### flow/config.mk
export PLATFORM = sky130hd
export DESIGN_NAME = armreduced
export DESIGN_NICKNAME = armreduced
export VERILOG_FILES = /design/flow/design.v
export SDC_FILE = /design/flow/constraint.sdc
export NUM_CORES = 4
export LEC_CHECK = 0
export ABC_AREA = 0
export CAP_MARGIN = 30
export CORE_MARGIN = 2
export CORE_UTILIZATION = 40
export CTS_CLUSTER_DIAMETER = 262
export CTS_CLUSTER_SIZE = 44
export GPL_ROUTABILITY_DRIVEN = 0
export HOLD_SLACK_MARGIN = 0.08
export MIN_ROUTING_LAYER = met2
export SLEW_MARGIN = 30
### flow/constraint.sdc
create_clock -name core_clock -period 5.22 [get_ports {clk}]
set_input_delay 1.0440 -clock core_clock [delete_from_list [all_inputs] [get_ports {clk}]]
set_output_delay 1.0440 -clock core_clock [all_outputs]
set_load 0.01 [all_outputs]
### flow/design.v
module ArithUnit
(input[31:0] inpa,	input[31:0] inpb, input cin, input addsub, input carryop,	output[31:0] outp, output cout, output overflow);
	wire [32:0] temp;
  assign temp = addsub ? inpa+inpb+(carryop ? cin : 0) : inpa-inpb-(carryop? (cin ? 0 : 1) : 0);
  assign cout = temp[32];
  assign outp = temp[31:0];
  assign overflow = (inpa[31]^outp[31])&(inpb[31]^outp[31]);
endmodule
module ALUopdecoder(
 input[3:0] instop,
 output reg[2:0] aluop);
	always @ (*)
		case(instop)
		0 : aluop='b011;
		1 : aluop='b111;
		2 : aluop='b000;
		4 : aluop='b001;
		5 : aluop='b101;
		6 : aluop='b100;
		10 : aluop='b000;
		12 : aluop='b010;
		13 : aluop='b001;
		default : aluop='b000;
		endcase
endmodule 
module LogicUnit
(input[31:0] inpa, input[31:0] inpb, input andor, input xorop, output[31:0] outp);
  assign outp = xorop ? inpa^inpb : andor ? inpa&inpb : inpa|inpb;
endmodule
module ALU32bit
(input[31:0] inpa,	input[31:0] inpb,	input cin, input[2:0] aluop,	output[31:0] result, output negative, output zero, output cout, output overflow);
  wire[31:0] resultl;
  wire[31:0] resulta;
  wire carrya, overflowa;
  wire carryl = cin;
  wire overflowl = 1'b0; 
  wire al = aluop[1];  
  LogicUnit logicop(inpa,	inpb,	aluop[0], aluop[2],	resultl);
  ArithUnit arithop(inpa,	inpb,	cin, aluop[0], aluop[2],	resulta, carrya, overflowa);
  assign result = al ? resultl : resulta;
  assign negative = result[31];
  assign zero = (result=='h00000000) ? 'b1 : 'b0; 
  assign cout = al ? carryl : carrya;
  assign overflow = al ? overflowl : overflowa;
endmodule
module signalcontrol(
	input[11:0] flags,
	input zero,
	output reg [2:0] total,  
	output reg [19:0] s2,
	output reg [19:0] s3,
	output reg [19:0] s4);
 always @ (*) begin
  if((flags[11]&flags[10]&flags[9])||(flags[8]^zero)) begin
   if(flags[7]) begin  
    if(~flags[4]) begin  
    s2=20'b00010110001001000100;
    s3=20'b00000000000000000000;
    s4=20'b00000000000000000000;
    total=2;
    end
   else begin  
    s2=20'b00011001001001000100;
    s3=20'b00010101000000000000;
    s4=20'b00000000000000000000;
    total=3;
   end
  end
  else if(flags[6]) begin  
   s2={10'b0001010101,(flags[5]==1 ? 2'b11 : 2'b10),(flags[3]==1 ? 4'b0100 : 4'b0010), 3'b001, (flags[0]==1 ? 1'b0 : 1'b1)};
   if(~flags[0]) begin  
    s3=20'b10000000000000000000;
    s4=20'b00000000000000000000;
    total=3;
   end
   else begin  
    s3=20'b00100000000000000000;
    s4=20'b00010000000000000000;
    total=4;
   end 
  end
  else  
   case(flags[4:1])
    10 : begin  
    s2={10'b0001010101, (flags[5]==1 ? 2'b10 : 2'b11), 8'b00101000};
    s3=20'b00000000000000000000;
    s4=20'b00000000000000000000;
    total=2;
    end
    13 : begin  
    s2={10'b0001010110, (flags[5]==1 ? 2'b10 : 2'b11), 4'b0100 ,flags[0], 3'b000};
    s3=20'b00010001000000000000;
    s4=20'b00000000000000000000;
    total=3; 
    end
    default : begin  
     s2={10'b0001010101, (flags[5]==1 ? 2'b10 : 2'b11), flags[4:0], 3'b000};
     s3=20'b00010001000000000000;
     s4=20'b00000000000000000000;
     total=3;
    end
   endcase
  end
  else begin  
   s2=20'b00010101000000000000;
   s3=20'b00000000000000000000;
   s4=20'b00000000000000000000;
   total=2;
  end
 end
endmodule 
module oneAdder(
	input clk,  
	input reset,  
	input [2:0] current, 
	output reg[2:0] regout);
	wire last;
	assign last=current==regout;
	always @ (posedge clk)
	if(reset)
		regout<='b000;
	else if(last)
		regout<='b000;
	else
		regout<=regout+'b001;	
endmodule
module signalunit
	(input clk, 
	 input reset,  
	 input[11:0] flags,  
	 input zero,
	 output Mwrite,  
	 output IRwrite, 
	 output Mread,  
	 output regwrite,  
	 output[1:0] regdst,  
	 output[1:0] regsrc,  
	 output[1:0] ALUsrcA,  
	 output[1:0] ALUsrcB,  
	 output[3:0] ALUop,  
	 output NZCVwrite,  
	 output [1:0] immsrc,  
	 output regbdst);  
  wire [19:0] s [7:0];  
  assign s[5] = 20'b0;
  assign s[6] = 20'b0;
  assign s[7] = 20'b0;
  assign s[0] = 20'b01110110000101000000;  
  assign s[1] = 20'b00000000000000100000;  
  wire [2:0] total;  
  wire [2:0] step;  
  oneAdder Step(.clk (clk), .reset (reset), .current (total), .regout (step));  
  signalcontrol bringSignal(  
	.flags (flags),
	.zero (zero),
	.total (total),
	.s2 (s[2]),  
	.s3 (s[3]),  
	.s4 (s[4]));    
  assign Mwrite=s[step][19];  
  assign IRwrite=s[step][18];  
  assign Mread=s[step][17];  
  assign regwrite=s[step][16];  
  assign regdst=s[step][15:14];  
  assign regsrc=s[step][13:12];  
  assign ALUsrcA=s[step][11:10];  
  assign ALUsrcB=s[step][9:8];  
  assign ALUop=s[step][7:4];  
  assign NZCVwrite=s[step][3];  
  assign immsrc=s[step][2:1];  
  assign regbdst=s[step][0];  
endmodule
 module signextmux(
	 input [23:0] in,
	 input [1:0] select,
	 output reg[31:0] extVal);
	integer i;
	always @ (*) begin
	case(select)
	0 : begin
		extVal[7:0]=in[7:0];
		for(i=8;i<32;i=i+1) extVal[i]=in[7];
		end
	1 : begin
		extVal[11:0]=in[11:0];
		for(i=12;i<32;i=i+1) extVal[i]='b0;
		end
	2 : begin
		extVal[1:0]=2'b00;
		extVal[25:2]=in[23:0];
		for(i=26;i<32;i=i+1) extVal[i]=in[23];
		end
	default : extVal='h00000000;
	endcase
	end
endmodule
module register_1bit(
	input regin,
	input clk,
	input write,
	input reset,
	output reg regout);
	always @ (posedge clk)
	if(reset) begin
		regout<=0;
	end
	else if(write) begin
		regout<=regin;
	end
endmodule
module register(
	input[31:0] regin,
	input clk,
	input write,
	input reset,
	output reg[31:0] regout);
	always @ (posedge clk)
	if(reset)
		regout<='h0000;
	else if(write)
		regout<=regin;
endmodule
module decoder_4to16(
	input[3:0] in,
	output reg[15:0] out);
	always @ (*)
	case(in)
	0 : out='h0001;
	1 : out='h0002;
	2 : out='h0004;
	3 : out='h0008;
	4 : out='h0010;
	5 : out='h0020;
	6 : out='h0040;
	7 : out='h0080;
	8 : out='h0100;
	9 : out='h0200;
   10 : out='h0400;
   11 : out='h0800;
   12 : out='h1000;
   13 : out='h2000;
   14 : out='h4000;
   15 : out='h8000;
    endcase
endmodule
module registerfile(
	input[3:0] reg1,
	input[3:0] reg2,
	input[3:0] regdst,
	input[31:0] regsrc,
	input clk,
	input reset,
	input we,  
	output[31:0] out1,
	output[31:0] out2,
	output[31:0] pc);
	wire[15:0] write;  
	wire[31:0] registers [15:0];  
	decoder_4to16 selecter(.in (regdst), .out (write));  
	register register0 (.regin (regsrc), .write (write[0]&we), .clk (clk), .reset (reset), .regout (registers[0]));
	register register1 (.regin (regsrc), .write (write[1]&we), .clk (clk), .reset (reset), .regout (registers[1]));
	register register2 (.regin (regsrc), .write (write[2]&we), .clk (clk), .reset (reset), .regout (registers[2]));
	register register3 (.regin (regsrc), .write (write[3]&we), .clk (clk), .reset (reset), .regout (registers[3]));
	register register4 (.regin (regsrc), .write (write[4]&we), .clk (clk), .reset (reset), .regout (registers[4]));
	register register5 (.regin (regsrc), .write (write[5]&we), .clk (clk), .reset (reset), .regout (registers[5]));
	register register6 (.regin (regsrc), .write (write[6]&we), .clk (clk), .reset (reset), .regout (registers[6]));
	register register7 (.regin (regsrc), .write (write[7]&we), .clk (clk), .reset (reset), .regout (registers[7]));
	register register8 (.regin (regsrc), .write (write[8]&we), .clk (clk), .reset (reset), .regout (registers[8]));
	register register9 (.regin (regsrc), .write (write[9]&we), .clk (clk), .reset (reset), .regout (registers[9]));
	register register10 (.regin (regsrc), .write (write[10]&we), .clk (clk), .reset (reset), .regout (registers[10]));
	register register11 (.regin (regsrc), .write (write[11]&we), .clk (clk), .reset (reset), .regout (registers[11]));
	register register12 (.regin (regsrc), .write (write[12]&we), .clk (clk), .reset (reset), .regout (registers[12]));
	register register13 (.regin (regsrc), .write (write[13]&we), .clk (clk), .reset (reset), .regout (registers[13]));
	register register14 (.regin (regsrc), .write (write[14]&we), .clk (clk), .reset (reset), .regout (registers[14]));
	register register15 (.regin (regsrc), .write (write[15]&we), .clk (clk), .reset (reset), .regout (registers[15]));
	assign out1=registers[reg1];
	assign out2=registers[reg2];
	assign pc=registers[15];
endmodule
module armreduced(
	input clk,
	input reset,
	output[31:0] pc,
	input[31:0] inst,
	input nIRQ,
	output [3:0] be,
	output[31:0] memaddr,
	output memwrite,
	output memread,
	output[31:0] writedata,
	input[31:0] readdata);
  wire IRwrite,regwrite,NZCVwrite;
  wire [1:0] regdst,regsrc,ALUsrcA,immsrc,ALUsrcB;
  wire [2:0] ALUop;
  wire [3:0] instop;
  wire regBdst;
  wire[31:0] imm;
  wire [3:0] ALUflags;
  wire [31:0] ALUresult,readA,readB;
  wire [3:0] RFdst [2:0]; 
  wire [31:0] RFsrc [3:0];
  wire [31:0] ALUnum1 [2:0];
  wire [31:0] ALUnum2 [3:0];
  wire [3:0] regBread [1:0];
  assign be = 4'b1111;
  wire[31:0] A,B,instructions,mdr,ALUout;
  reg n,v;
  wire z,c;
  register MDR(.regin (readdata), .write ('b1), .clk (clk), .reset (reset), .regout (mdr));
  register ALUoutRegister(.regin (ALUresult), .write ('b1), .clk (clk), .reset (reset), .regout (ALUout));
  register A_Register(.regin (readA), .write ('b1), .clk (clk), .reset (reset), .regout (A));
  register B_Register(.regin (readB), .write ('b1), .clk (clk), .reset (reset), .regout (B));
  register InstructionRegister(.regin (inst), .write (IRwrite), .clk (clk), .reset (reset), .regout (instructions));
  register_1bit Z(.regin (ALUflags[2]), .reset (reset), .clk (clk), .write (NZCVwrite), .regout (z));
  register_1bit C(.regin (ALUflags[1]), .reset (reset), .clk (clk), .write (NZCVwrite), .regout (c));
	assign RFdst[0]=instructions[15:12];  
	assign RFdst[1]=4'b1111;  
	assign RFdst[2]=4'b1110;  
	assign RFsrc[0]=mdr; 
	assign RFsrc[1]=ALUout;  
	assign RFsrc[2]=ALUresult;  
	assign RFsrc[3]=B;  
	assign regBread[0]=instructions[3:0];
	assign regBread[1]=instructions[15:12];
	assign ALUnum1[0]=pc;
	assign ALUnum1[1]=A;
	assign ALUnum1[2]='h00000000;
	assign ALUnum2[0]='h00000004;
	assign ALUnum2[1]='h00000008;
	assign ALUnum2[2]=imm;
	assign ALUnum2[3]=B<<instructions[11:7];
	assign writedata=B;
	assign memaddr=ALUout;
	signalunit SignalControl(
		.clk (clk),
		.reset (reset),
		.flags (instructions[31:20]),
		.zero (z),
		.Mwrite (memwrite),
		.IRwrite (IRwrite),
		.Mread (memread),
		.regwrite (regwrite),
		.regdst (regdst),
		.regsrc (regsrc),
		.ALUsrcA (ALUsrcA),
		.ALUsrcB (ALUsrcB),
		.ALUop (instop),
		.NZCVwrite (NZCVwrite),
		.immsrc (immsrc),
		.regbdst (regBdst));  
	registerfile RegisterFile(
		.reg1 (instructions[19:16]),
		.reg2 (regBread[regBdst]),
		.regdst (RFdst[regdst]),
		.regsrc (RFsrc[regsrc]),
		.clk (clk),
		.reset (reset),
		.we (regwrite),
		.out1 (readA),
		.out2 (readB),
		.pc (pc));
	signextmux Immidiate(instructions[23:0],immsrc,imm);
	ALUopdecoder ALUopDecoder(
		.instop (instop),
		.aluop (ALUop));
	ALU32bit ALU(
		.inpa (ALUnum1[ALUsrcA]),
		.inpb (ALUnum2[ALUsrcB]),
		.cin (c),
		.aluop (ALUop),
		.result (ALUresult),
		.negative (ALUflags[3]),
		.zero (ALUflags[2]),
		.cout (ALUflags[1]),
		.overflow (ALUflags[0]));
endmodule
### flow/run.sh
#!/bin/bash
# the make line also repeats each setting of config.mk as NAME=value (left out here)
make -C /OpenROAD-flow-scripts/flow DESIGN_CONFIG=/design/flow/config.mk WORK_HOME=/design/flow/orfs CLKGATE_MAP_FILE= finish
==> results.json, run 1 <==
{
  "synthAdderAreaFrac_pct": 4.63,
  "htreeDepth": 1,
  "syn_avg_cell_area_sq_um": 7.71,
  "synth_stat.cells": 4881,
  "synthTopCellsByCount": "nand2_1 (794), dfxtp_1 (677), a21oi_1 (530)",
  "failing_step": "5_1_grt",
  "grt_use_total_pct": 61.1,
  "root_buffer": "clkbuf_16",
  "async_reset_ff_share_pct": 0,
  "yosys.area.top_type": "dfxtp_1",
  "synth.logic.top_family": "AND-OR/OR-AND gates",
  "synth-edff-count": 0,
  "cts_hold_buf": 0,
  "die_area_sq_um": 96600,
  "synth-compound-area-share_pct": 28.3,
  "xor_area_share_pct": 1.09,
  "yosysChipArea_sq_um": 37600,
  "netlist_area_sq_um": 37600,
  "synth_top_cell_by_count": "nand2_1",
  "hpwl_um": 124000,
  "post-place-ws_ns": -1.09,
  "io_buffers": 163,
  "mux_share_pct": 2.40,
  "die_w_um": 311,
  "yosysWarnings": 10,
  "cts_max_path_buffers": 3,
  "ys_seq_share_pct": 36.0,
  "synth_cell_types": 97,
  "core.rowCount": 112,
  "first-error": "[ERROR GRT-0232] Routing congestion too high. Check the congestion heatmap in the GUI.",
  "top_cell_area_share_pct": 36.0,
  "ioPinCount": 169,
  "fp-utilization_pct": 40.3,
  "grt-ovfl-total": 1,
  "synth.area.top_cells": "dfxtp_1 (36%), nand2_1 (7.9%), a21oi_1 (7.0%), a22oi_1 (6.9%), nor2_1 (5.1%)",
  "synth_cells": 4881,
  "synth-simple-area-share_pct": 21.8,
  "core_sq_um": 93300,
  "die_h_um": 311,
  "synthFlopType": "dfxtp_1",
  "cts.sinks": 677,
  "status": "aborted with a tool error",
  "place_inst": 6536,
  "ys.flops": 677,
  "numCtsBuffers": 19
}
## metrics by stage
stage                     hold WS [ns]  utilization [%]  instance area (sq um)
after CTS                        0.473             50.9                  47500
after detailed placement         0.460             48.6                  45300
after global placement           0.456             48.4                  45200
after floorplan                  0.444                -                  38100
## repair_timing
| item | CTS |
|---|---|
| setup endpoints to repair | 419 |
| setup buffers | 49 |
| pin swaps | 97 |
| resized | 263 |
| gates cloned | 9 |
## per-layer routing
layer | overflow | track usage, %
met1 | - | -
met2 | 0 | 65.2
met4 | 0 | 43.4
met5 | 0 | 52.6
met3 | 1 | 67.6
==> run 2, diff against run 1 <==
- ABC_AREA: 0 -> default
- CAP_MARGIN: 30 -> 25
- CELL_PAD_IN_SITES_GLOBAL_PLACEMENT: default -> 1
- CORE_ASPECT_RATIO: default -> 1.85
- CORE_UTILIZATION: 40 -> 68
- CTS_CLUSTER_DIAMETER: 262 -> default
- CTS_CLUSTER_SIZE: 44 -> default
- GPL_TIMING_DRIVEN: default -> 0
- HOLD_SLACK_MARGIN: 0.08 -> default
- MIN_ROUTING_LAYER: met2 -> default
- PLACE_DENSITY_LB_ADDON: default -> 0.27
- SLEW_MARGIN: 30 -> 20
- clock period: 5.22 -> 7.57 ns (I/O delays scaled with it)
==> results.json, run 2 <==
{
  "status": "aborted with a tool error",
  "failing_step": "3_1_place_gp_skip_io",
  "first-error": "[ERROR FLW-0024] Place density exceeds 1.0 (current PLACE_DENSITY_LB_ADDON =  0.27). Please check if the value of  PLACE_DENSITY_LB_ADDON is between 0 and 0.99.",
  "netlist_area_sq_um": 37600,
  "yosysWarnings": 10,
  "synthFlopType": "dfxtp_1",
  "synth_cells": 4881,
  "synth.area.top_cells": "dfxtp_1 (36%), nand2_1 (7.9%), a21oi_1 (7.0%), a22oi_1 (6.9%), nor2_1 (5.1%)",
  "mux_share_pct": 2.40,
  "top_cell_area_share_pct": 36.0,
  "yosys.area.top_type": "dfxtp_1",
  "fp-utilization_pct": 68.6,
  "die_w_um": 177,
  "die_h_um": 324,
  "synth.logic.top_family": "AND-OR/OR-AND gates",
  "ys_seq_share_pct": 36.0,
  "synthAdderAreaFrac_pct": 4.63,
  "core_sq_um": 54900,
  "core.rowCount": 117,
  "synth_top_cell_by_count": "nand2_1",
  "xor_area_share_pct": 1.09,
  "synthTopCellsByCount": "nand2_1 (794), dfxtp_1 (677), a21oi_1 (530)",
  "yosysChipArea_sq_um": 37600,
  "syn_avg_cell_area_sq_um": 7.71,
  "synth_cell_types": 97,
  "synth_stat.cells": 4881,
  "synth-edff-count": 0,
  "ys.flops": 677,
  "synth-compound-area-share_pct": 28.3,
  "die_area_sq_um": 57300,
  "async_reset_ff_share_pct": 0,
  "synth-simple-area-share_pct": 21.8
}
==> run 3, diff against run 2 <==
- CAP_MARGIN: 25 -> 20
- CELL_PAD_IN_SITES_GLOBAL_PLACEMENT: 1 -> default
- CORE_ASPECT_RATIO: 1.85 -> default
- CORE_UTILIZATION: 68 -> 59
- GPL_ROUTABILITY_DRIVEN: 0 -> default
- GPL_TIMING_DRIVEN: 0 -> default
- PLACE_DENSITY_LB_ADDON: 0.27 -> default
- clock period: 7.57 -> 9.01 ns (I/O delays scaled with it)
==> results.json, run 3 <==
{
  "status": "finished clean",
  "regArea_sq_um": 13600,
  "clock_skew_ns": 0.0480,
  "crit_cells": 23,
  "synthFlopType": "dfxtp_1",
  "maxCapViolations": 0,
  "pwr-share-comb_pct": 50.7,
  "hold_viol_final": 0,
  "crit_arrival_ns": 8.53,
  "maxSlewViolCount": 0,
  "worstHoldPathType": "flip-flop to flip-flop",
  "core.rowCount": 92,
  "mux_share_pct": 2.40,
  "max-slew-margin-rel_pct": 8.73,
  "vias": 40600,
  "xor_area_share_pct": 1.09,
  "power-top-group": "combinational cells",
  "netlist_area_sq_um": 37600,
  "crit_path_max_fanout": 34,
  "setup-tns-final_ns": 0,
  "crit_slowest_cell": "a21o_1",
  "synth_cell_types": 97,
  "worstPathCellList": "ha_1 > nor2b_1 > o211ai_2 > nor2_1 > nand2_1 > ha_1 > buf_4 > a22o_1 > inv_1 > fa_1 > fa_1 > nor3b_1 > o21ai_1 > o221ai_1 > o211a_1 > a31oi_2 > xnor2_1 > nor2_1 > a311oi_1 > nand2_1 > o211ai_1 > a21o_1 > o21ai_0",
  "grt-ovfl-total": 0,
  "path_delay_family": "AND-OR/OR-AND gates",
  "pg_clk_mw": 3.15,
  "reg2reg_depth": 23,
  "drt_first_pass_iters": 10,
  "peakVddDrop_uv": 221,
  "sw_frac_of_total_pct": 47.7,
  "required_ns": 9.50,
  "seqPwrFrac_pct": 27.6,
  "fin_crit_ns": 8.04,
  "fill_cells": 5471,
  "fin_nets": 5032,
  "antenna_left": 0,
  "place_inst": 5599,
  "cts.sinks": 677,
  "io_buffers": 163,
  "reg2reg_from": "SignalControl.Step.regout[1]",
  "htreeDepth": 3,
  "pg_seq_mw": 4.00,
  "synth.area.top_cells": "dfxtp_1 (36%), nand2_1 (7.9%), a21oi_1 (7.0%), a22oi_1 (6.9%), nor2_1 (5.1%)",
  "cp-end-kind": "flip-flop",
  "top_cell_area_share_pct": 36.0,
  "hold_depth": 2,
  "path_class": "flip-flop to flip-flop",
  "syn_avg_cell_area_sq_um": 7.71,
  "r2r-end": "RegisterFile.register15.regout[22]",
  "min_period_over_period_pct": 89.2,
  "yosysWarnings": 10,
  "clkPwrFrac_pct": 21.7,
  "ys_seq_share_pct": 36.0,
  "hold_path_end": "RegisterFile.register3.regout[23]",
  "root_buffer": "clkbuf_16",
  "rrSetupSlack_ns": 0.97,
  "met3_usage_pct": 19.0,
  "worst_slew_pin_slew_ns": 1.36,
  "async_reset_ff_share_pct": 0,
  "hpwl_um": 102000,
  "die_h_um": 257,
  "fmax_mhz": 124,
  "worst-path-buf-inv": 2,
  "grt_pass1_wl_um": 244000,
  "synthTopCellsByCount": "nand2_1 (794), dfxtp_1 (677), a21oi_1 (530)",
  "grtUsageMet2_pct": 70.2,
  "drt_iter0_drc": 7618,
  "warning_count": 104,
  "hold_slack_ns": 0.470,
  "ioPinCount": 169,
  "cts_hold_buf": 0,
  "p_leak_nw": 14.8,
  "comb_area_sq_um": 22300,
  "numCtsBuffers": 72,
  "die_area_sq_um": 65800,
  "setup_viol": 0,
  "tritoncts": "yes",
  "comb_power_mw": 7.35,
  "powerDensity_nw_per_um2": 342,
  "synth_cells": 4881,
  "hp-start": "RegisterFile.register3.regout[23]",
  "wl_per_cell_um": 29.9,
  "synth-simple-area-share_pct": 21.8,
  "routed_wl_um": 171000,
  "final_cells": 5726,
  "start_kind": "flip-flop",
  "switchingPower_mw": 6.92,
  "met1_usage_pct": 61.1,
  "clk_pin_slew_ns": 0.06,
  "grt_max_degree": 220,
  "yosys.area.top_type": "dfxtp_1",
  "fp-utilization_pct": 59.7,
  "clock_latency_ns": 0.68,
  "core_sq_um": 63100,
  "rsz0062_at_grt": "no",
  "viasPerCell": 7.09,
  "crit_path_start": "SignalControl.Step.regout[1]",
  "syn_to_final_growth_pct": 12.6,
  "top_usage_layer": "met2",
  "cts_max_path_buffers": 3,
  "p_int_mw": 7.59,
  "synth_stat.cells": 4881,
  "endpoint": "RegisterFile.register15.regout[22]",
  "yosysChipArea_sq_um": 37600,
  "cts_resized": 0,
  "post_cts_buffers": 0,
  "ys.flops": 677,
  "synth.logic.top_family": "AND-OR/OR-AND gates",
  "die_w_um": 257,
  "synth-edff-count": 0,
  "cpPeakStageDelay_ns": 0.72,
  "drc": 0,
  "synthAdderAreaFrac_pct": 4.63,
  "antenna_found_initial": 11,
  "grt_pass1_vias": 37100,
  "synth_top_cell_by_count": "nand2_1",
  "grt_use_total_pct": 49.5,
  "synth-compound-area-share_pct": 28.3,
  "gp_congestion": 1.09
}
==> run 3: metrics by stage <==
stage / util (%) / worst slack [ns] / power (mW) / instance area, sq um
CTS: 67.1 / 1.32 / 14.1 / 42400
detailed placement: 63.2 / 1.39 / 11.0 / 39900
floorplan: - / 2.85 / 8.26 / 37600
global route: 67.2 / 0.831 / 14.9 / 42400
global placement: 63.2 / 1.51 / 10.9 / 39900
finish: 67.2 / 0.971 / 14.5 / 42400
==> run 3: layer usage <==
layer / wire (um) / part of all wire (%)
met5: 158 / 0.092
met4: 16400 / 9.6
met3: 26700 / 16
met2: 67900 / 40
met1: 59900 / 35
==> run 3: cell type report <==
cell class / count / area share (%)
Antenna cell: 3 / 0.0177
Clock buffer: 90 / 4.72
Clock inverter: 33 / 1.13
Inverter: 121 / 1.07
Multi-Input combinational cell: 3678 / 52.6
Sequential cell: 677 / 32.0
Tap cell: 846 / 2.50
Timing Repair Buffer: 278 / 5.96
==> run 4, diff against run 3 <==
- ABC_AREA: default -> 0
- CELL_PAD_IN_SITES_GLOBAL_PLACEMENT: default -> 3
- CORE_MARGIN: 2 -> 6
- CORE_UTILIZATION: 59 -> 44
- CTS_CLUSTER_DIAMETER: default -> 289
- MAX_ROUTING_LAYER: default -> met4
- PLACE_DENSITY_LB_ADDON: default -> 0.24
- SETUP_SLACK_MARGIN: default -> -0.76
- clock period: 9.01 -> 7.84 ns (I/O delays scaled with it)
==> results.json, run 4 <==
{
  "status": "aborted with a tool error",
  "synth-simple-area-share_pct": 21.8,
  "yosysChipArea_sq_um": 37600,
  "synth.logic.top_family": "AND-OR/OR-AND gates",
  "synth-edff-count": 0,
  "syn_avg_cell_area_sq_um": 7.71,
  "synthAdderAreaFrac_pct": 4.63,
  "mux_share_pct": 2.40,
  "die_h_um": 304,
  "core.rowCount": 106,
  "synth_cell_types": 97,
  "ys_seq_share_pct": 36.0,
  "first-error": "[ERROR FLW-0024] Place density exceeds 1.0 (current PLACE_DENSITY_LB_ADDON =  0.24). Please check if the value of  PLACE_DENSITY_LB_ADDON is between 0 and 0.99.",
  "synthFlopType": "dfxtp_1",
  "netlist_area_sq_um": 37600,
  "synth_stat.cells": 4881,
  "core_sq_um": 84100,
  "die_w_um": 304,
  "synth-compound-area-share_pct": 28.3,
  "failing_step": "3_1_place_gp_skip_io",
  "ys.flops": 677,
  "top_cell_area_share_pct": 36.0,
  "yosys.area.top_type": "dfxtp_1",
  "async_reset_ff_share_pct": 0,
  "synth.area.top_cells": "dfxtp_1 (36%), nand2_1 (7.9%), a21oi_1 (7.0%), a22oi_1 (6.9%), nor2_1 (5.1%)",
  "xor_area_share_pct": 1.09,
  "synth_cells": 4881,
  "die_area_sq_um": 92700,
  "fp-utilization_pct": 44.8,
  "synth_top_cell_by_count": "nand2_1",
  "synthTopCellsByCount": "nand2_1 (794), dfxtp_1 (677), a21oi_1 (530)",
  "yosysWarnings": 10
}
==> run 5, diff against run 4 <==
- ABC_AREA: 0 -> default
- CELL_PAD_IN_SITES_GLOBAL_PLACEMENT: 3 -> default
- CORE_MARGIN: 6 -> 2
- CORE_UTILIZATION: 44 -> 40
- CTS_CLUSTER_DIAMETER: 289 -> default
- MAX_ROUTING_LAYER: met4 -> default
- PLACE_DENSITY_LB_ADDON: 0.24 -> default
- SETUP_SLACK_MARGIN: -0.76 -> default
- clock period: 7.84 -> 9.01 ns (I/O delays scaled with it)
==> results.json, run 5 <==
{
  "crit_slowest_cell": "nor2b_2",
  "syn_avg_cell_area_sq_um": 7.71,
  "grt_pass1_vias": 36500,
  "maxCapViolations": 0,
  "cpPeakStageDelay_ns": 0.61,
  "synth_stat.cells": 4881,
  "min_period_over_period_pct": 88.2,
  "synth_cell_types": 97,
  "ys_seq_share_pct": 36.0,
  "post_cts_buffers": 0,
  "synthFlopType": "dfxtp_1",
  "antenna_found_initial": 4,
  "synth-simple-area-share_pct": 21.8,
  "crit_path_max_fanout": 16,
  "grt_use_total_pct": 35.3,
  "io_buffers": 163,
  "hold_viol_final": 0,
  "powerDensity_nw_per_um2": 340,
  "worstPathCellList": "ha_1 > nor2b_1 > o211ai_2 > nor3_1 > ha_1 > nor2b_2 > a22o_1 > inv_1 > fa_1 > fa_1 > nor3b_1 > o21ai_1 > o221ai_1 > buf_4 > o211a_1 > a31oi_2 > a31oi_1 > xnor2_1 > a211oi_1 > a21oi_1 > a21oi_1 > or2_1 > o21ai_0",
  "sw_frac_of_total_pct": 48.1,
  "netlist_area_sq_um": 37600,
  "htreeDepth": 3,
  "fp-utilization_pct": 40.3,
  "crit_cells": 23,
  "regArea_sq_um": 13600,
  "endpoint": "RegisterFile.register3.regout[24]",
  "root_buffer": "clkbuf_16",
  "yosys.area.top_type": "dfxtp_1",
  "synth.area.top_cells": "dfxtp_1 (36%), nand2_1 (7.9%), a21oi_1 (7.0%), a22oi_1 (6.9%), nor2_1 (5.1%)",
  "grt-ovfl-total": 0,
  "viasPerCell": 6.44,
  "fmax_mhz": 126,
  "core.rowCount": 112,
  "die_w_um": 311,
  "cts.sinks": 677,
  "warning_count": 105,
  "clock_latency_ns": 0.66,
  "start_kind": "flip-flop",
  "final_core_util_pct": 46.0,
  "switchingPower_mw": 7.02,
  "hold_path_end": "InstructionRegister.regout[29]",
  "hp-start": "InstructionRegister.regout[29]",
  "ys.flops": 677,
  "maxSlewViolCount": 0,
  "core_sq_um": 93300,
  "fin_total_pwr_mw": 14.6,
  "seqPwrFrac_pct": 27.5,
  "crit_arrival_ns": 8.46,
  "xor_area_share_pct": 1.09,
  "required_ns": 9.52,
  "pwr-share-comb_pct": 50.8,
  "worst-path-buf-inv": 2,
  "top_cell_area_share_pct": 36.0,
  "gp_congestion": 0.984,
  "die_area_sq_um": 96600,
  "cts_max_path_buffers": 3,
  "status": "finished clean",
  "synthTopCellsByCount": "nand2_1 (794), dfxtp_1 (677), a21oi_1 (530)",
  "path_delay_family": "AND-OR/OR-AND gates",
  "pg_seq_mw": 4.02,
  "comb_power_mw": 7.42,
  "comb_area_sq_um": 22300,
  "yosysChipArea_sq_um": 37600,
  "clk_pin_slew_ns": 0.06,
  "hpwl_um": 109000,
  "synth_cells": 4881,
  "ioPinCount": 169,
  "drt_first_pass_iters": 7,
  "async_reset_ff_share_pct": 0,
  "setup-tns-final_ns": 0,
  "clkPwrFrac_pct": 21.7,
  "p_int_mw": 7.58,
  "hold_depth": 2,
  "reg2reg_depth": 23,
  "peakVddDrop_uv": 189,
  "mux_share_pct": 2.40,
  "reg2reg_from": "SignalControl.Step.regout[1]",
  "syn_to_final_growth_pct": 14.1,
  "fin_nets": 5036,
  "cts_hold_buf": 0,
  "max-slew-margin-rel_pct": 15.9,
  "drt_iter0_drc": 5722,
  "worst_slew_pin_slew_ns": 1.26,
  "synth-edff-count": 0,
  "cts_resized": 0,
  "clock_skew_ns": 0.0430,
  "routed_wl_um": 179000,
  "rrSetupSlack_ns": 1.07,
  "pg_clk_mw": 3.17,
  "vias": 39600,
  "synthAdderAreaFrac_pct": 4.63,
  "synth_top_cell_by_count": "nand2_1",
  "fin_crit_ns": 7.94,
  "drc": 0,
  "crit_path_start": "SignalControl.Step.regout[1]",
  "setup_viol": 0,
  "synth-compound-area-share_pct": 28.3,
  "worstHoldPathType": "flip-flop to flip-flop",
  "wl_per_cell_um": 29.1,
  "rsz0062_at_grt": "no",
  "path_class": "flip-flop to flip-flop",
  "yosysWarnings": 10,
  "die_h_um": 311,
  "power-top-group": "combinational cells",
  "antenna_left": 0,
  "place_inst": 6007,
  "hold_slack_ns": 0.469,
  "cp-end-kind": "flip-flop",
  "grt_pass1_wl_um": 255000,
  "fill_cells": 9457,
  "synth.logic.top_family": "AND-OR/OR-AND gates",
  "final_cells": 6144,
  "numCtsBuffers": 76,
  "tritoncts": "yes",
  "r2r-end": "RegisterFile.register3.regout[24]",
  "grt_max_degree": 184,
  "p_leak_nw": 14.8
}
## run 5: cell type report
cell class / count / share of cell area, %
inverters: 121 / 1.06
diodes: 2 / 0.0117
flip-flops and latches: 677 / 31.6
well taps: 1254 / 3.65
repair buffers: 278 / 5.94
clock inverters: 28 / 0.781
clock buffers: 106 / 5.04
multi-input cells: 3678 / 51.9
## run 5: per-layer routing
layer / vias up / share of wire [%] / global-route usage, %
met5: - / 0.015 / 0
met3: 735 / 13 / 9.18
met2: 2776 / 42 / 53.4
li1: 17500 / - / -
met1: 18600 / 38 / 45.2
met4: 4 / 7.3 / 21.1
## run 5: through the flow
stage / instance area, sq um / worst slack, ns
3_3_place_gp: 40400 / 1.29
6_report: 42900 / 1.07
4_1_cts: 42900 / 1.19
3_5_place_dp: 40400 / 1.17
2_1_floorplan: 37600 / 2.85
5_1_grt: 42900 / 0.730
==> run 6, diff against run 5 <==
- CORE_UTILIZATION: 40 -> 58
- clock period: 9.01 -> 8.06 ns (I/O delays scaled with it)
==> results.json, run 6 <==
{
  "antenna_found_initial": 11,
  "core.rowCount": 93,
  "r2r-end": "RegisterFile.register9.regout[22]",
  "worstPathCellList": "ha_1 > nor2b_1 > o211ai_2 > nor2_1 > nand2_1 > ha_1 > buf_4 > buf_4 > a22o_1 > ha_1 > ha_1 > o211ai_1 > o21ai_1 > o221ai_1 > o211a_1 > a31oi_2 > xnor2_1 > nor2_1 > a311oi_1 > nand2_1 > o211ai_1 > a21o_1 > o21ai_0",
  "synth_top_cell_by_count": "nand2_1",
  "die_w_um": 259,
  "pg_seq_mw": 4.51,
  "grt_use_total_pct": 49.8,
  "crit_slowest_cell": "a21o_1",
  "power-top-group": "combinational cells",
  "mux_share_pct": 2.40,
  "required_ns": 8.58,
  "max-slew-margin-rel_pct": 17.1,
  "setup_viol": 0,
  "fp-utilization_pct": 58.5,
  "die_h_um": 259,
  "vias": 40600,
  "maxCapViolations": 0,
  "routed_wl_um": 173000,
  "xor_area_share_pct": 1.09,
  "crit_path_start": "SignalControl.Step.regout[1]",
  "reg2reg_depth": 23,
  "grt_max_degree": 216,
  "fin_nets": 5044,
  "warning_count": 101,
  "synth_stat.cells": 4881,
  "synth-compound-area-share_pct": 28.3,
  "ys_seq_share_pct": 36.0,
  "setup-tns-final_ns": 0,
  "peakVddDrop_uv": 305,
  "io_buffers": 163,
  "synthAdderAreaFrac_pct": 4.63,
  "endpoint": "RegisterFile.register9.regout[22]",
  "cts_resized": 0,
  "gp_congestion": 1.07,
  "crit_cells": 23,
  "p_int_mw": 8.50,
  "drt_iter0_drc": 7196,
  "netlist_area_sq_um": 37600,
  "cp-end-kind": "flip-flop",
  "hp-start": "RegisterFile.register13.regout[12]",
  "synthFlopType": "dfxtp_1",
  "post_cts_buffers": 0,
  "powerDensity_nw_per_um2": 384,
  "numCtsBuffers": 74,
  "maxSlewViolCount": 0,
  "reg2reg_from": "SignalControl.Step.regout[1]",
  "clkPwrFrac_pct": 21.9,
  "switchingPower_mw": 7.84,
  "grt_pass1_wl_um": 248000,
  "synth_cell_types": 97,
  "ioPinCount": 169,
  "root_buffer": "clkbuf_16",
  "cts_hold_buf": 0,
  "synth.area.top_cells": "dfxtp_1 (36%), nand2_1 (7.9%), a21oi_1 (7.0%), a22oi_1 (6.9%), nor2_1 (5.1%)",
  "syn_to_final_growth_pct": 13.1,
  "path_delay_family": "AND-OR/OR-AND gates",
  "ys.flops": 677,
  "drc": 0,
  "core_sq_um": 64300,
  "dpl_cell_area_sq_um": 40000,
  "viasPerCell": 7.06,
  "clock_latency_ns": 0.67,
  "rrSetupSlack_ns": 0.49,
  "drt_first_pass_iters": 7,
  "grt_pass1_vias": 37300,
  "wl_per_cell_um": 30.0,
  "hold_viol_final": 0,
  "synth-simple-area-share_pct": 21.8,
  "grt-ovfl-total": 0,
  "seqPwrFrac_pct": 27.6,
  "yosysWarnings": 10,
  "crit_arrival_ns": 8.09,
  "hold_slack_ns": 0.469,
  "path_common_cell": "ha_1",
  "sw_frac_of_total_pct": 48.0,
  "final_core_util_pct": 66.1,
  "top_cell_area_share_pct": 36.0,
  "cts.sinks": 677,
  "min_period_over_period_pct": 93.9,
  "status": "finished clean",
  "antenna_left": 0,
  "synth-edff-count": 0,
  "worst-path-buf-inv": 2,
  "finalInstanceArea_sq_um": 42600,
  "clock_skew_ns": 0.0426,
  "htreeDepth": 3,
  "rsz0062_at_grt": "no",
  "fin_total_pwr_mw": 16.3,
  "pwr-share-comb_pct": 50.5,
  "async_reset_ff_share_pct": 0,
  "die_area_sq_um": 66900,
  "hold_path_end": "RegisterFile.register13.regout[12]",
  "fmax_mhz": 132,
  "worstHoldPathType": "flip-flop to flip-flop",
  "cts_max_path_buffers": 3,
  "hpwl_um": 105000,
  "tritoncts": "yes",
  "synth.logic.top_family": "AND-OR/OR-AND gates",
  "yosys.area.top_type": "dfxtp_1",
  "syn_avg_cell_area_sq_um": 7.71,
  "start_kind": "flip-flop",
  "worst_slew_pin_slew_ns": 1.24,
  "p_leak_nw": 14.9,
  "hold_depth": 2,
  "path_class": "flip-flop to flip-flop",
  "comb_power_mw": 8.25,
  "synth_cells": 4881,
  "synthTopCellsByCount": "nand2_1 (794), dfxtp_1 (677), a21oi_1 (530)",
  "cpPeakStageDelay_ns": 0.64,
  "yosysChipArea_sq_um": 37600,
  "fin_crit_ns": 7.57,
  "clk_pin_slew_ns": 0.06,
  "pg_clk_mw": 3.57,
  "crit_path_max_fanout": 27
}
run 6: cell type report:
cell class,instances,area [sq um]
Multi-Input combinational cell,3678,22300
Inverter,121,454
Timing Repair Buffer,288,2610
Clock inverter,32,418
Fill cell,5695,21800
Clock buffer,101,2120
Sequential cell,677,13600
Tap cell,855,1070
Antenna cell,4,10.0
run 6: per-stage QoR:
step,worst slack [ns],cells
6_report,0.492,5756
5_1_grt,0.351,5754
4_1_cts,0.830,5752
3_5_place_dp,0.838,5619
3_3_place_gp,0.763,5619
2_1_floorplan,1.90,4884
run 6: per-layer routing:
metal	up-vias	routed length [um]	global-route usage (%)
met1	18600	61500	61.7
met4	8	16600	38.1
met3	1059	26000	17.9
li1	17500	-	-
met2	3425	68700	70.2
met5	-	96	0
==> run 7, diff against run 6 <==
- ABC_AREA: default -> 1
- CAP_MARGIN: 20 -> 15
- CORE_ASPECT_RATIO: default -> 1.86
- CORE_UTILIZATION: 58 -> 64
- CTS_CLUSTER_DIAMETER: default -> 369
- GPL_ROUTABILITY_DRIVEN: default -> 0
- MIN_ROUTING_LAYER: default -> met2
- SETUP_SLACK_MARGIN: default -> 2.14
- clock period: 8.06 -> 12.0 ns (I/O delays scaled with it)
==> results.json, run 7 <==
{
  "status": "aborted with a tool error",
  "failing_step": "5_1_grt",
  "first-error": "[ERROR GRT-0116] Global routing finished with congestion. Check the congestion regions in the DRC Viewer.",
  "cts.sinks": 677,
  "synthAdderAreaFrac_pct": 4.26,
  "htreeDepth": 2,
  "die_area_sq_um": 66200,
  "ys.flops": 677,
  "ioPinCount": 169,
  "synth_cells": 6325,
  "hpwl_um": 113000,
  "place_inst": 7008,
  "post_cts_buffers": 0,
  "grt-ovfl-total": 103,
  "async_reset_ff_share_pct": 0,
  "synthTopCellsByCount": "inv_1 (1,401), nand2_1 (769), dfxtp_1 (677)",
  "synth_cell_types": 56,
  "netlist_area_sq_um": 41000,
  "cts_resized": 0,
  "syn_avg_cell_area_sq_um": 6.48,
  "ys_seq_share_pct": 33.1,
  "synth_top_cell_by_count": "inv_1",
  "synth-simple-area-share_pct": 17.3,
  "cts_hold_buf": 0,
  "synth.logic.top_family": "AND-OR/OR-AND gates",
  "cts_max_path_buffers": 3,
  "yosys.area.top_type": "dfxtp_1",
  "yosysWarnings": 10,
  "core_sq_um": 63400,
  "numCtsBuffers": 60,
  "xor_area_share_pct": 0.299,
  "root_buffer": "clkbuf_16",
  "io_buffers": 163,
  "die_w_um": 190,
  "top_cell_area_share_pct": 33.1,
  "core.rowCount": 126,
  "synth_stat.cells": 6325,
  "synth-compound-area-share_pct": 27.2,
  "yosysChipArea_sq_um": 41000,
  "grt_use_total_pct": 82.3,
  "dpl_cell_area_sq_um": 42600,
  "synth-edff-count": 0,
  "mux_share_pct": 0.659,
  "die_h_um": 349,
  "fp-utilization_pct": 64.7,
  "synthFlopType": "dfxtp_1",
  "synth.area.top_cells": "dfxtp_1 (33%), inv_1 (13%), o21ai_0 (8.0%), a21oi_1 (7.3%), nand2_1 (7.0%)"
}
## run 7: metrics by stage
step | util (%) | hold WS, ns | power [mW] | worst slack [ns]
after floorplan | - | 0.441 | 7.52 | 7.44
after detailed placement | 67.2 | 0.470 | 9.91 | 4.63
after CTS | 70.5 | 0.479 | 12.0 | 4.60
after global placement | 67.2 | 0.460 | 9.81 | 4.71
## run 7: layer usage
metal	GRT usage (%)	overflow
met1	-	-
met2	87.5	35
met3	86.3	45
met4	69.4	17
met5	60.3	6
==> run 8, diff against run 7 <==
- CAP_MARGIN: 15 -> 0
- CELL_PAD_IN_SITES_DETAIL_PLACEMENT: default -> 2
- CORE_ASPECT_RATIO: 1.86 -> 1.26
- CORE_UTILIZATION: 64 -> 24
- CTS_CLUSTER_DIAMETER: 369 -> 288
- clock period: 12.0 -> 8.18 ns (I/O delays scaled with it)
==> results.json, run 8 <==
{
  "yosys.area.top_type": "dfxtp_1",
  "yosysWarnings": 10,
  "ys_seq_share_pct": 33.1,
  "yosysChipArea_sq_um": 41000,
  "syn_avg_cell_area_sq_um": 6.48,
  "synth-compound-area-share_pct": 27.2,
  "status": "aborted with a tool error",
  "mux_share_pct": 0.659,
  "die_area_sq_um": 174000,
  "grt-ovfl-total": 6527,
  "synth-simple-area-share_pct": 17.3,
  "die_h_um": 468,
  "synth_cell_types": 56,
  "numCtsBuffers": 73,
  "ioPinCount": 169,
  "die_w_um": 372,
  "cts_max_path_buffers": 3,
  "synth.logic.top_family": "AND-OR/OR-AND gates",
  "core.rowCount": 170,
  "synth_stat.cells": 6325,
  "htreeDepth": 3,
  "failing_step": "5_1_grt",
  "hpwl_um": 226000,
  "io_buffers": 163,
  "synth_cells": 6325,
  "first-error": "[ERROR GRT-0116] Global routing finished with congestion. Check the congestion regions in the DRC Viewer.",
  "top_cell_area_share_pct": 33.1,
  "synth.area.top_cells": "dfxtp_1 (33%), inv_1 (13%), o21ai_0 (8.0%), a21oi_1 (7.3%), nand2_1 (7.0%)",
  "synth-edff-count": 0,
  "grt_use_total_pct": 77.7,
  "synthFlopType": "dfxtp_1",
  "core_sq_um": 170000,
  "xor_area_share_pct": 0.299,
  "async_reset_ff_share_pct": 0,
  "netlist_area_sq_um": 41000,
  "ys.flops": 677,
  "cts.sinks": 677,
  "synthTopCellsByCount": "inv_1 (1,401), nand2_1 (769), dfxtp_1 (677)",
  "root_buffer": "clkbuf_16",
  "synthAdderAreaFrac_pct": 4.26,
  "fp-utilization_pct": 24.1,
  "synth_top_cell_by_count": "inv_1"
}
[run 8: per-stage QoR]
step,instance area (sq um),utilization [%],instances,worst slack [ns]
after floorplan,41000,-,6328,3.62
after global placement,44500,26.2,8430,1.45
after CTS,49000,28.8,8644,1.71
after detailed placement,44500,26.2,8430,-0.00160
[run 8: repair_timing]
| item | 4_1_cts |
|---|---|
| setup endpoints to repair | 492 |
| hold buffers | 0 |
| setup buffers | 76 |
| gates cloned | 4 |
| resized | 263 |
| pin swaps | 30 |
[run 8: routing by layer]
metal,global-route usage [%],overflow
met3,80.7,2204
met5,68.5,293
met2,80.7,2594
met4,68.6,1436
met1,-,-
==> run 9, diff against run 8 <==
- ABC_AREA: 1 -> default
- CAP_MARGIN: 0 -> 10
- CELL_PAD_IN_SITES_DETAIL_PLACEMENT: 2 -> default
- CORE_ASPECT_RATIO: 1.26 -> 1.22
- CORE_MARGIN: 2 -> 3
- CORE_UTILIZATION: 24 -> 58
- CTS_CLUSTER_DIAMETER: 288 -> default
- GPL_ROUTABILITY_DRIVEN: 0 -> 1
- MAX_ROUTING_LAYER: default -> met5
- MIN_ROUTING_LAYER: met2 -> default
- PLACE_DENSITY: default -> 0.52
- SETUP_SLACK_MARGIN: 2.14 -> default
- TNS_END_PERCENT: default -> 5
- clock period: 8.18 -> 6.3 ns (I/O delays scaled with it)
==> results.json, run 9 <==
{
  "seqPwrFrac_pct": 25.9,
  "antenna_found_initial": 8,
  "fmax_mhz": 165,
  "crit_slowest_cell": "o41ai_4",
  "finalInstanceArea_sq_um": 44300,
  "r2r-end": "RegisterFile.register10.regout[31]",
  "crit_path_start": "SignalControl.Step.regout[1]",
  "warning_count": 105,
  "synth_cell_types": 97,
  "switchingPower_mw": 10.2,
  "path_delay_family": "AND-OR/OR-AND gates",
  "crit_path_max_fanout": 16,
  "wl_per_cell_um": 29.2,
  "ioPinCount": 169,
  "post-place-ws_ns": 0.0680,
  "mux_share_pct": 2.40,
  "p_int_mw": 11.8,
  "fin_nets": 5224,
  "routed_wl_um": 173000,
  "grt_max_degree": 154,
  "pg_seq_mw": 5.70,
  "root_buffer": "clkbuf_16",
  "hpwl_um": 111000,
  "syn_avg_cell_area_sq_um": 7.71,
  "grt_pass1_vias": 37800,
  "clk_pin_slew_ns": 0.06,
  "grt_use_total_pct": 48.4,
  "fill_cells": 5455,
  "synth_cells": 4881,
  "clkPwrFrac_pct": 20.8,
  "status": "finished clean",
  "rrSetupSlack_ns": 0.22,
  "vias": 41300,
  "regArea_sq_um": 13600,
  "final_cells": 5913,
  "powerDensity_nw_per_um2": 497,
  "pwr-share-comb_pct": 53.3,
  "comb_power_mw": 11.7,
  "htreeDepth": 3,
  "hold_viol_final": 0,
  "hold_path_end": "RegisterFile.register8.regout[5]",
  "synth-compound-area-share_pct": 28.3,
  "endpoint": "RegisterFile.register10.regout[31]",
  "p_leak_nw": 15.9,
  "synth.area.top_cells": "dfxtp_1 (36%), nand2_1 (7.9%), a21oi_1 (7.0%), a22oi_1 (6.9%), nor2_1 (5.1%)",
  "peakVddDrop_uv": 429,
  "yosysChipArea_sq_um": 37600,
  "io_buffers": 163,
  "reg2reg_from": "SignalControl.Step.regout[1]",
  "maxSlewViolCount": 0,
  "power-top-group": "combinational cells",
  "grt_pass1_wl_um": 247000,
  "cts_max_path_buffers": 3,
  "path_common_cell": "buf_4",
  "setup_viol": 0,
  "cpPeakStageDelay_ns": 0.43,
  "drc": 0,
  "die_h_um": 287,
  "dpl_cell_area_sq_um": 41500,
  "pg_clk_mw": 4.59,
  "core.rowCount": 102,
  "tritoncts": "yes",
  "hp-start": "RegisterFile.register8.regout[5]",
  "xor_area_share_pct": 1.09,
  "die_area_sq_um": 68000,
  "yosys.area.top_type": "dfxtp_1",
  "antenna_left": 0,
  "synth-edff-count": 0,
  "async_reset_ff_share_pct": 0,
  "synthTopCellsByCount": "nand2_1 (794), dfxtp_1 (677), a21oi_1 (530)",
  "clock_latency_ns": 0.66,
  "fin_crit_ns": 6.08,
  "drt_iter0_drc": 6277,
  "crit_arrival_ns": 6.64,
  "ys_seq_share_pct": 36.0,
  "clock_skew_ns": 0.0375,
  "crit_cells": 29,
  "synthFlopType": "dfxtp_1",
  "rsz0062_at_grt": "yes",
  "place_inst": 5775,
  "top_cell_area_share_pct": 36.0,
  "hold_slack_ns": 0.470,
  "numCtsBuffers": 71,
  "ys.flops": 677,
  "hold_depth": 2,
  "worst-path-buf-inv": 9,
  "yosysWarnings": 10,
  "path_class": "flip-flop to flip-flop",
  "comb_area_sq_um": 22400,
  "sw_frac_of_total_pct": 46.2,
  "worst_slew_pin_slew_ns": 1.33,
  "max-slew-margin-rel_pct": 11.0,
  "viasPerCell": 6.98,
  "synthAdderAreaFrac_pct": 4.63,
  "required_ns": 6.86,
  "reg2reg_depth": 29,
  "fin_ws_ns": 0.223,
  "synth-simple-area-share_pct": 21.8,
  "min_period_over_period_pct": 96.5,
  "die_w_um": 237,
  "drt_first_pass_iters": 8,
  "netlist_area_sq_um": 37600,
  "fp-utilization_pct": 59.0,
  "cts.sinks": 677,
  "syn_to_final_growth_pct": 17.8,
  "cts_hold_buf": 0,
  "cp-end-kind": "flip-flop",
  "grt-ovfl-total": 0,
  "gp_congestion": 1.06,
  "worstHoldPathType": "flip-flop to flip-flop",
  "synth_stat.cells": 4881,
  "synth.logic.top_family": "AND-OR/OR-AND gates",
  "start_kind": "flip-flop",
  "maxCapViolations": 0,
  "synth_top_cell_by_count": "nand2_1",
  "core_sq_um": 63800
}
## run 9: timing repair
item,CTS,global route
buffers inserted,0,2
resized,0,41
endpoints found under the setup margin,0,192
## run 9: stage by stage
step	power [mW]	TNS, ns	utilization, %
4_1_cts	21.4	0	69.1
6_report	22.0	0	69.5
3_3_place_gp	16.7	0	65.1
2_1_floorplan	11.8	0	-
5_1_grt	22.7	-0.139	69.5
3_5_place_dp	16.8	0	65.1
## run 9: cell type report
class / instances / share of cell area (%)
Sequential cell: 677 / 30.6
Multi-Input combinational cell: 3678 / 50.6
Clock inverter: 24 / 0.903
Timing Repair Buffer: 471 / 9.72
Inverter: 121 / 1.02
Antenna cell: 6 / 0.0339
Clock buffer: 104 / 4.83
Tap cell: 832 / 2.35
## run 9: metal layers
layer  wire length [um]  vias up  part of all wire [%]  track usage [%]
met4              18300        8                    11             38.1
met5                161        -                 0.093             1.66
met1              58600    18800                    34             56.9
met2              71000     3406                    41             71.7
li1                   -    17800                     -                -
met3              24600     1164                    14             17.0
==> run 10, diff against run 9 <==
- CAP_MARGIN: 10 -> 20
- CORE_ASPECT_RATIO: 1.22 -> default
- CORE_MARGIN: 3 -> 2
- CORE_UTILIZATION: 58 -> 62
- CTS_CLUSTER_SIZE: default -> 98
- GPL_ROUTABILITY_DRIVEN: 1 -> default
- MAX_ROUTING_LAYER: met5 -> default
- PLACE_DENSITY: 0.52 -> default
- TNS_END_PERCENT: 5 -> default
- clock period: 6.3 -> 6.74 ns (I/O delays scaled with it)
==> results.json, run 10 <==
{
  "status": "finished clean",
  "switchingPower_mw": 9.41,
  "min_period_over_period_pct": 96.2,
  "p_leak_nw": 15.4,
  "crit_path_max_fanout": 16,
  "sw_frac_of_total_pct": 46.9,
  "yosysWarnings": 10,
  "drt_first_pass_iters": 8,
  "worst-path-buf-inv": 5,
  "hp-start": "RegisterFile.register6.regout[23]",
  "p_int_mw": 10.7,
  "path_delay_family": "AND-OR/OR-AND gates",
  "synth-simple-area-share_pct": 21.8,
  "numCtsBuffers": 71,
  "pwr-share-comb_pct": 52.2,
  "die_w_um": 250,
  "grt_max_degree": 197,
  "required_ns": 7.30,
  "worstHoldPathType": "flip-flop to flip-flop",
  "fin_nets": 5139,
  "tritoncts": "yes",
  "path_class": "flip-flop to flip-flop",
  "grt_pass1_wl_um": 244000,
  "crit_slowest_cell": "a2111oi_2",
  "cts_hold_buf": 0,
  "die_area_sq_um": 62700,
  "clkPwrFrac_pct": 21.2,
  "maxSlewViolCount": 0,
  "synth_cell_types": 97,
  "mux_share_pct": 2.40,
  "pg_seq_mw": 5.34,
  "syn_to_final_growth_pct": 15.2,
  "pg_clk_mw": 4.25,
  "root_buffer": "clkbuf_16",
  "ys.flops": 677,
  "peakVddDrop_uv": 319,
  "synth.area.top_cells": "dfxtp_1 (36%), nand2_1 (7.9%), a21oi_1 (7.0%), a22oi_1 (6.9%), nor2_1 (5.1%)",
  "async_reset_ff_share_pct": 0,
  "regArea_sq_um": 13600,
  "synth.logic.top_family": "AND-OR/OR-AND gates",
  "cpPeakStageDelay_ns": 0.61,
  "cts.sinks": 677,
  "core.rowCount": 90,
  "synth_cells": 4881,
  "hold_depth": 2,
  "hold_path_end": "RegisterFile.register6.regout[23]",
  "grt_pass1_vias": 38100,
  "synth-edff-count": 0,
  "top_cell_area_share_pct": 36.0,
  "synthFlopType": "dfxtp_1",
  "powerDensity_nw_per_um2": 463,
  "crit_arrival_ns": 7.05,
  "grt_use_total_pct": 51.7,
  "hold_viol_final": 0,
  "fp-utilization_pct": 62.6,
  "die_h_um": 250,
  "io_buffers": 163,
  "comb_power_mw": 10.5,
  "setup-tns-final_ns": 0,
  "reg2reg_depth": 26,
  "max-slew-margin-rel_pct": 14.3,
  "rsz0062_at_grt": "no",
  "rrSetupSlack_ns": 0.26,
  "warning_count": 101,
  "comb_area_sq_um": 22300,
  "ys_seq_share_pct": 36.0,
  "start_kind": "flip-flop",
  "synth_top_cell_by_count": "nand2_1",
  "vias": 41200,
  "synth-compound-area-share_pct": 28.3,
  "maxCapViolations": 0,
  "fmax_mhz": 154,
  "viasPerCell": 7.13,
  "wl_per_cell_um": 29.2,
  "seqPwrFrac_pct": 26.6,
  "core_sq_um": 60100,
  "fill_cells": 4942,
  "grt-ovfl-total": 0,
  "post_cts_buffers": 0,
  "clk_pin_slew_ns": 0.06,
  "xor_area_share_pct": 1.09,
  "reg2reg_from": "SignalControl.Step.regout[1]",
  "clock_skew_ns": 0.0431,
  "antenna_left": 0,
  "drc": 0,
  "gp_congestion": 1.06,
  "yosys.area.top_type": "dfxtp_1",
  "crit_path_start": "SignalControl.Step.regout[1]",
  "fin_total_pwr_mw": 20.1,
  "r2r-end": "RegisterFile.register9.regout[24]",
  "synthTopCellsByCount": "nand2_1 (794), dfxtp_1 (677), a21oi_1 (530)",
  "clock_latency_ns": 0.66,
  "synth_stat.cells": 4881,
  "setup_viol": 0,
  "ioPinCount": 169,
  "antenna_found_initial": 8,
  "drt_iter0_drc": 6859,
  "final_core_util_pct": 72.1,
  "cp-end-kind": "flip-flop",
  "syn_avg_cell_area_sq_um": 7.71,
  "netlist_area_sq_um": 37600,
  "hpwl_um": 106000,
  "crit_cells": 26,
  "endpoint": "RegisterFile.register9.regout[24]",
  "yosysChipArea_sq_um": 37600,
  "worst_slew_pin_slew_ns": 1.28,
  "synthAdderAreaFrac_pct": 4.63,
  "power-top-group": "combinational cells",
  "cts_max_path_buffers": 3,
  "fin_crit_ns": 6.48,
  "routed_wl_um": 169000,
  "htreeDepth": 3
}
## run 10: per-stage QoR
step / hold WS (ns) / cells / setup WS (ns) / cell area [sq um]
floorplan: 0.444 / 4884 / 0.580 / 37600
global placement: 0.452 / 5642 / 0.318 / 40800
detailed placement: 0.460 / 5642 / 0.266 / 40800
CTS: 0.468 / 5772 / 0.223 / 43300
global route: 0.480 / 5775 / 0.0362 / 43400
finish: 0.470 / 5776 / 0.258 / 43400
## run 10: per-layer routing
layer  track usage (%)  vias to the layer above  share of wire [%]
li1                  -                    17600                  -
met1              61.5                    18900                 34
met2              73.9                     3486                 40
met3              21.6                     1208                 16
met4              39.3                       14                 10
met5             0.772                        -               0.16
## run 10: area by class of cell
cell class / instances / share of cell area, %
antenna: 2 / 0.0115
clock buffer: 101 / 4.91
clock inverter: 29 / 0.949
inverter: 121 / 1.05
multi-input combinational: 3678 / 51.4
sequential: 677 / 31.3
tap: 782 / 2.26
timing repair buffer: 386 / 8.13
## run 10: timing repair
action | in CTS | in global routing
endpoints found under the setup margin | 0 | 37
hold endpoints to repair | 0 | 0
resized | 0 | 9
Power and IR drop assume default switching activity.
